==> inputs of 08-21 <==
Design Cordic, start of the top module:
module Cordic(
	input clk, 
	input [12:0] x_0,
	input [12:0] y_0,
	input [12:0] z_0,
	output [12:0] x_N,
	output [12:0] y_N,
	output [12:0] z_N
);
clock: 1.41 ns
lec_check: 0
abc_area: 1
cap_margin: 20
core_margin: 2
core_utilization: 72
cts_cluster_diameter: 374
cts_cluster_size: 100
setup_slack_margin: 0.42
slew_margin: 20
tns_end_percent: 5
run.sh (not shown) runs the stock make flow with config.mk's settings and CLKGATE_MAP_FILE=.
==> inputs of 02-06, as changes to 08-21 <==
==> flow/config.mk (replaced) <==
export PLATFORM = sky130hd
export DESIGN_NAME = Cordic
export DESIGN_NICKNAME = Cordic
export VERILOG_FILES = /design/flow/design.v
export SDC_FILE = /design/flow/constraint.sdc
export NUM_CORES = 4
export LEC_CHECK = 0
export CAP_MARGIN = 20
export CORE_MARGIN = 2
export CORE_UTILIZATION = 71
export CTS_CLUSTER_DIAMETER = 26
export CTS_CLUSTER_SIZE = 31
export SETUP_SLACK_MARGIN = 0.47
export SLEW_MARGIN = 20
==> flow/constraint.sdc (replaced) <==
create_clock -name core_clock -period 3.2 [get_ports {clk}]
set_input_delay 0.6400 -clock core_clock [delete_from_list [all_inputs] [get_ports {clk}]]
set_output_delay 0.6400 -clock core_clock [all_outputs]
set_load 0.01 [all_outputs]
==> inputs of 07-15, as changes to 08-21 <==
==> flow/config.mk (replaced) <==
export PLATFORM = sky130hd
export DESIGN_NAME = Cordic
export DESIGN_NICKNAME = Cordic
export VERILOG_FILES = /design/flow/design.v
export SDC_FILE = /design/flow/constraint.sdc
export NUM_CORES = 4
export LEC_CHECK = 0
export CAP_MARGIN = 20
export CORE_MARGIN = 2
export CORE_UTILIZATION = 68
export SETUP_SLACK_MARGIN = 0.47
export SLEW_MARGIN = 20
==> flow/constraint.sdc (replaced) <==
create_clock -name core_clock -period 3.2 [get_ports {clk}]
set_input_delay 0.6400 -clock core_clock [delete_from_list [all_inputs] [get_ports {clk}]]
set_output_delay 0.6400 -clock core_clock [all_outputs]
set_load 0.01 [all_outputs]
==> metrics.json <==
{
  "run_status": {
    "outcome": "did not finish",
    "last_stage": "clock tree synthesis",
    "first_error_message": "[ERROR DPL-0038] Utilization greater than 100%, impossible to legalize"
  },
  "placement": {
    "place_hpwl_um": 88900
  },
  "logic_synthesis": {
    "ys_top_logic_family": "simple AND/OR/NAND/NOR gates"
  }
}
The numbers above come from 08-21.

==> metrics.json <==
{
  "logic_synthesis": {
    "simple_gate_share_pct": 12.5
  },
  "run_status": {
    "outcome": "finished clean"
  },
  "route": {
    "routedWlPerCell_um": 19.2
  }
}
The numbers above come from 07-15.

==> metrics.json <==
{
  "run_status": {
    "outcome": "did not finish",
    "last_stage": "global routing",
    "first_error_message": "[ERROR GRT-0232] Routing congestion too high. Check the congestion heatmap in the GUI."
  },
  "placement": {
    "place_hpwl_um": 45400
  },
  "logic_synthesis": {
    "ys_top_logic_family": "adder cells"
  }
}
The numbers above come from 02-06.



==> inputs of run a <==
==> flow/design.v <==
`timescale 1ns / 1ps
module CordicMachine(
	input clk,
	input [12:0] x_0,
	input [12:0] y_0,
	input [12:0] z_0,
	input [31:0] stage,
	output reg [12:0] x_N,
	output reg [12:0] y_N,
	output reg [12:0] z_N
);
	reg [12:0] arctan [12:0];
	initial begin
	arctan[0] = 13'b0101101000000;
	arctan[1] = 13'b0011010100100;
	arctan[2] = 13'b0001110000010;
	arctan[3] = 13'b0000111001000;
	arctan[4] = 13'b0000011100100;
	arctan[5] = 13'b0000001110010;
	arctan[6] = 13'b0000000111001;
	arctan[7] = 13'b0000000011100;
	arctan[8] = 13'b0000000001110;
	arctan[9] = 13'b0000000000111;
	arctan[10] = 13'b0000000000011;
	arctan[11] = 13'b0000000000001;
	arctan[12] = 13'b0000000000000;
	end
	wire signed [12:0] x_s = x_0;
	wire signed [12:0] y_s = y_0;
	wire [12:0] x_sh = x_s >>> stage;
	wire [12:0] y_sh = y_s >>> stage;
	always @(posedge clk) begin
		if (stage != 10) begin
			x_N <= z_0[12] ? x_0 + y_sh : x_0 - y_sh;
			y_N <= z_0[12] ? y_0 - x_sh : y_0 + x_sh;
			z_N <= z_0[12] ? z_0 + arctan[stage] : z_0 - arctan[stage];
		end
	end
endmodule
`timescale 1ns / 1ps
module Cordic(
	input clk, 
	input [12:0] x_0,
	input [12:0] y_0,
	input [12:0] z_0,
	output [12:0] x_N,
	output [12:0] y_N,
	output [12:0] z_N
);
	wire [12:0] x0, y0, z0;
	wire [12:0] x1, y1, z1;
	wire [12:0] x2, y2, z2;
	wire [12:0] x3, y3, z3;
	wire [12:0] x4, y4, z4;
	wire [12:0] x5, y5, z5;
	wire [12:0] x6, y6, z6;
	wire [12:0] x7, y7, z7;
	wire [12:0] x8, y8, z8;
	wire [12:0] x9, y9, z9;
	CordicMachine C1 (.clk(clk), .x_0(x_0), .y_0(y_0), .z_0(z_0), .stage(0), .x_N(x0), .y_N(y0), .z_N(z0));
	CordicMachine C2 (.clk(clk), .x_0(x0), .y_0(y0), .z_0(z0), .stage(1), .x_N(x1), .y_N(y1), .z_N(z1));
	CordicMachine C3 (.clk(clk), .x_0(x1), .y_0(y1), .z_0(z1), .stage(2), .x_N(x2), .y_N(y2), .z_N(z2));
	CordicMachine C4 (.clk(clk), .x_0(x2), .y_0(y2), .z_0(z2), .stage(3), .x_N(x3), .y_N(y3), .z_N(z3));
	CordicMachine C5 (.clk(clk), .x_0(x3), .y_0(y3), .z_0(z3), .stage(4), .x_N(x4), .y_N(y4), .z_N(z4));
	CordicMachine C6 (.clk(clk), .x_0(x4), .y_0(y4), .z_0(z4), .stage(5), .x_N(x5), .y_N(y5), .z_N(z5));
	CordicMachine C7 (.clk(clk), .x_0(x5), .y_0(y5), .z_0(z5), .stage(6), .x_N(x6), .y_N(y6), .z_N(z6));
	CordicMachine C8 (.clk(clk), .x_0(x6), .y_0(y6), .z_0(z6), .stage(7), .x_N(x7), .y_N(y7), .z_N(z7));
	CordicMachine C9 (.clk(clk), .x_0(x7), .y_0(y7), .z_0(z7), .stage(8), .x_N(x8), .y_N(y8), .z_N(z8));
	CordicMachine C10 (.clk(clk), .x_0(x8), .y_0(y8), .z_0(z8), .stage(9), .x_N(x9), .y_N(y9), .z_N(z9));
	assign x_N = x9;
	assign y_N = y9;
	assign z_N = z9;
endmodule
==> flow/run.sh <==
#!/bin/bash
# the make line also repeats each setting of config.mk as NAME=value (left out here)
make -C /OpenROAD-flow-scripts/flow DESIGN_CONFIG=/design/flow/config.mk WORK_HOME=/design/flow/orfs CLKGATE_MAP_FILE= finish
==> flow/config.mk <==
export PLATFORM = sky130hd
export DESIGN_NAME = Cordic
export DESIGN_NICKNAME = Cordic
export VERILOG_FILES = /design/flow/design.v
export SDC_FILE = /design/flow/constraint.sdc
export NUM_CORES = 4
export LEC_CHECK = 0
export ABC_AREA = 1
export CAP_MARGIN = 20
export CELL_PAD_IN_SITES_DETAIL_PLACEMENT = 0
export CORE_ASPECT_RATIO = 0.93
export CORE_MARGIN = 2
export CORE_UTILIZATION = 25
export MIN_ROUTING_LAYER = met2
export PLACE_DENSITY_LB_ADDON = 0.01
export SLEW_MARGIN = 40
==> flow/constraint.sdc <==
create_clock -name core_clock -period 2.64 [get_ports {clk}]
set_input_delay 0.5280 -clock core_clock [delete_from_list [all_inputs] [get_ports {clk}]]
set_output_delay 0.5280 -clock core_clock [all_outputs]
set_load 0.01 [all_outputs]
==> run b: changes against run a <==
==> flow/config.mk (replaced) <==
export PLATFORM = sky130hd
export DESIGN_NAME = Cordic
export DESIGN_NICKNAME = Cordic
export VERILOG_FILES = /design/flow/design.v
export SDC_FILE = /design/flow/constraint.sdc
export NUM_CORES = 4
export LEC_CHECK = 0
export CAP_MARGIN = 20
export CORE_MARGIN = 2
export CORE_UTILIZATION = 66
export CTS_CLUSTER_SIZE = 39
export SETUP_SLACK_MARGIN = 0.07
export SLEW_MARGIN = 20
==> flow/constraint.sdc (replaced) <==
create_clock -name core_clock -period 3.27 [get_ports {clk}]
set_input_delay 0.6540 -clock core_clock [delete_from_list [all_inputs] [get_ports {clk}]]
set_output_delay 0.6540 -clock core_clock [all_outputs]
set_load 0.01 [all_outputs]
==> summary of the runs <==
- Of run a and run b, run b has the higher worst setup slack (gap 0.043 ns).
- Worst hold slack: run a is worse than run b (0.029 ns).
- Against run b, the clock-buffer cell count of run a is higher by 9.
- In run b the via count is smaller than in run a, by 44%.
- In run b the area after synthesis is smaller than in run a, by about 10%.
- In first-iteration DRC count, run a is at 3.2 times the value of run b.
- Against run b, the non-clock buffer count of run a is higher by 111.
- Run b passed the timing, DRC and antenna checks. Run a completed, yet does not pass: DRC.


==> v8 <==
RTL: the design.v shown in full above, as it stands there.
Settings: LEC_CHECK=0, CAP_MARGIN=25, CELL_PAD_IN_SITES_GLOBAL_PLACEMENT=1, CORE_ASPECT_RATIO=0.63, CORE_MARGIN=5, CORE_UTILIZATION=38, CTS_CLUSTER_DIAMETER=107, GPL_ROUTABILITY_DRIVEN=1, GPL_TIMING_DRIVEN=0, MIN_ROUTING_LAYER=met2, SLEW_MARGIN=20; clock period 3.2 ns.
==> v35: changes against v8 <==
==> flow/config.mk (replaced) <==
export PLATFORM = sky130hd
export DESIGN_NAME = Cordic
export DESIGN_NICKNAME = Cordic
export VERILOG_FILES = /design/flow/design.v
export SDC_FILE = /design/flow/constraint.sdc
export NUM_CORES = 4
export LEC_CHECK = 0
export CAP_MARGIN = 20
export CORE_MARGIN = 2
export CORE_UTILIZATION = 72
export CTS_CLUSTER_DIAMETER = 351
export CTS_CLUSTER_SIZE = 45
export PLACE_DENSITY_LB_ADDON = 0.26
export SETUP_SLACK_MARGIN = -0.17
export SLEW_MARGIN = 20
==> flow/constraint.sdc (replaced) <==
create_clock -name core_clock -period 1.73 [get_ports {clk}]
set_input_delay 0.3460 -clock core_clock [delete_from_list [all_inputs] [get_ports {clk}]]
set_output_delay 0.3460 -clock core_clock [all_outputs]
set_load 0.01 [all_outputs]
==> results <==
Result of the run: v8 finished clean; v35 did not finish
Last stage reached: v8 -; v35 3_5_place_dp
Num rows: v8 75; v35 69
GP Congestion: v8 0.8866; v35 0.9807
Complex Gates by Area: v8 17.94%; v35 17.94%
XOR/XNOR Area Share: v8 13.40%; v35 13.40%
Synthesized-area fraction occupied by and/or/nand/nor cells: v8 12.50%; v35 12.50%
Ys Warns: v8 1; v35 1
# port buffers: v8 78; v35 78
Synth Instances: v8 2,875; v35 2,875
Width of the die: v8 338.8 um; v35 193.6 um
Sequential fraction of the synthesis area: v8 30.10%; v35 30.10%
Core region area: v8 67,000 um^2; v35 35,480 um^2
Top-count cell post-synth: v8 dfxtp_1; v35 dfxtp_1
Synthesized-area fraction occupied by adder cells: v8 20.58%; v35 20.58%
Fp util: v8 38.62%; v35 72.93%
Yosys Instances: v8 2,875; v35 2,875
Net Count, Synth: v8 3,322; v35 3,322
Flip-flop and latch count after synthesis: v8 389; v35 389
Mean Syn Cell Area: v8 9.000 um^2; v35 9.000 um^2
Area enclosed by the die boundary: v8 73,550 um^2; v35 37,470 um^2
Die Span Y: v8 217.1 um; v35 193.6 um
Flip-flop cell with the highest count after synthesis: v8 dfxtp_1; v35 dfxtp_1
